## main
module main(clk, rst, ena, state_0, cells);
parameter N = 16;  
parameter M = N + 2;  
input wire clk;
input wire rst;
input wire ena;
input wire [N*N-1:0] state_0;
output logic [N*N-1:0] cells;
wire [M*M-1:0] bordered_cells_q;  
wire [M*M-1:0] bordered_cells_d;
logic [M*M-1:0] bordered_cells_0;  
function int cell_index(int i, int j);
  cell_index = M*j + i;
endfunction
generate
  genvar i;
  genvar j;
  for (i = 0; i < M; i = i + 1) begin : cells_x
    for (j = 0; j < M; j = j + 1) begin : cells_y
      if ( (i > 0) && (i < (M-1)) && (j > 0) && (j < (M-1)) ) begin
        assign bordered_cells_0[cell_index(i, j)] = state_0[N*(j-1) + (i-1)];
        conway_cell CELL(
          .clk(clk), .rst(rst), .ena(ena),
          .neighbors({
            bordered_cells_q[cell_index(i-1, j-1)],
            bordered_cells_q[cell_index(i-1, j  )],
            bordered_cells_q[cell_index(i-1, j+1)],
            bordered_cells_q[cell_index(i  , j+1)],
            bordered_cells_q[cell_index(i+1, j+1)],
            bordered_cells_q[cell_index(i+1, j  )],
            bordered_cells_q[cell_index(i+1, j-1)],
            bordered_cells_q[cell_index(i  , j-1)]
          }),
          .state_0(bordered_cells_0[cell_index(i, j)]),
          .state_d(bordered_cells_d[cell_index(i, j)]),
          .state_q(bordered_cells_q[cell_index(i, j)])
        );
      end else begin  
        assign bordered_cells_0[cell_index(i,j)] = 1'b0;
        assign bordered_cells_q[cell_index(i,j)] = bordered_cells_0[cell_index(i,j)];
        assign bordered_cells_d[cell_index(i,j)] = 0;
      end
    end
  end
  for (i = 0; i < N; i = i + 1) begin : unborder
    always_comb begin
        cells[N*(i+1)-1:N*i] = bordered_cells_q[M*(i+2)-2:M*(i+1)+1];
    end
  end
endgenerate
endmodule
Size: roughly 260 flip-flops, roughly 520 I/O pins.
Settings: LEC_CHECK=0, CAP_MARGIN=30, CORE_MARGIN=2, CORE_UTILIZATION=72, CTS_CLUSTER_DIAMETER=29, CTS_CLUSTER_SIZE=34, MAX_ROUTING_LAYER=met4, MIN_ROUTING_LAYER=met1, PLACE_DENSITY=0.64, SLEW_MARGIN=20; clock period 2.23 ns.
run.sh (not shown) runs the stock make flow with config.mk's settings and CLKGATE_MAP_FILE=.
The starting point stopped in 5_1_grt with GRT-0116.
Next try:
- CAP_MARGIN: 30 -> 20
- CTS_CLUSTER_DIAMETER: 29 -> not set
- CTS_CLUSTER_SIZE: 34 -> not set
- MAX_ROUTING_LAYER: met4 -> not set
- MIN_ROUTING_LAYER: met1 -> not set
- PLACE_DENSITY: 0.64 -> not set
- PLACE_DENSITY_LB_ADDON: not set -> 0.0
- SETUP_SLACK_MARGIN: not set -> 0.35
- clock period: 2.23 -> 3.96 ns (I/O delays scaled with it)
=> Now the flow passed the timing, design-rule and antenna checks; synthesized area stays the same; synthesized cell count does not change; die area does not change.


main again, from the RTL that the note above started with.
Settings: LEC_CHECK=0, ABC_AREA=1, CAP_MARGIN=20, CELL_PAD_IN_SITES_DETAIL_PLACEMENT=1, CELL_PAD_IN_SITES_GLOBAL_PLACEMENT=0, CORE_MARGIN=9, CORE_UTILIZATION=72, CTS_CLUSTER_SIZE=70, MIN_ROUTING_LAYER=met2, PLACE_DENSITY=0.51, SETUP_SLACK_MARGIN=0.71, SLEW_MARGIN=20; clock period 4.45 ns.
The starting point did not get past detailed placement with DPL-0033.
==> next run, changes <==
Settings changed: ABC_AREA 1 to unset, CELL_PAD_IN_SITES_DETAIL_PLACEMENT 1 to unset, CELL_PAD_IN_SITES_GLOBAL_PLACEMENT 0 to unset, CORE_MARGIN 9 to 2, CORE_UTILIZATION 72 to 68, CTS_CLUSTER_SIZE 70 to unset, MAX_ROUTING_LAYER set to met4, MIN_ROUTING_LAYER met2 to unset, PLACE_DENSITY 0.51 to 0.6, SETUP_SLACK_MARGIN 0.71 to unset.
Clock period 4.45 ns to 3.22 ns, I/O delays scaled along.
Outcome: This time the run failed in global routing. Die size decreases by 8.2%. Synthesized cell count falls by 16%. Area after synthesis decreases by 4.2%.
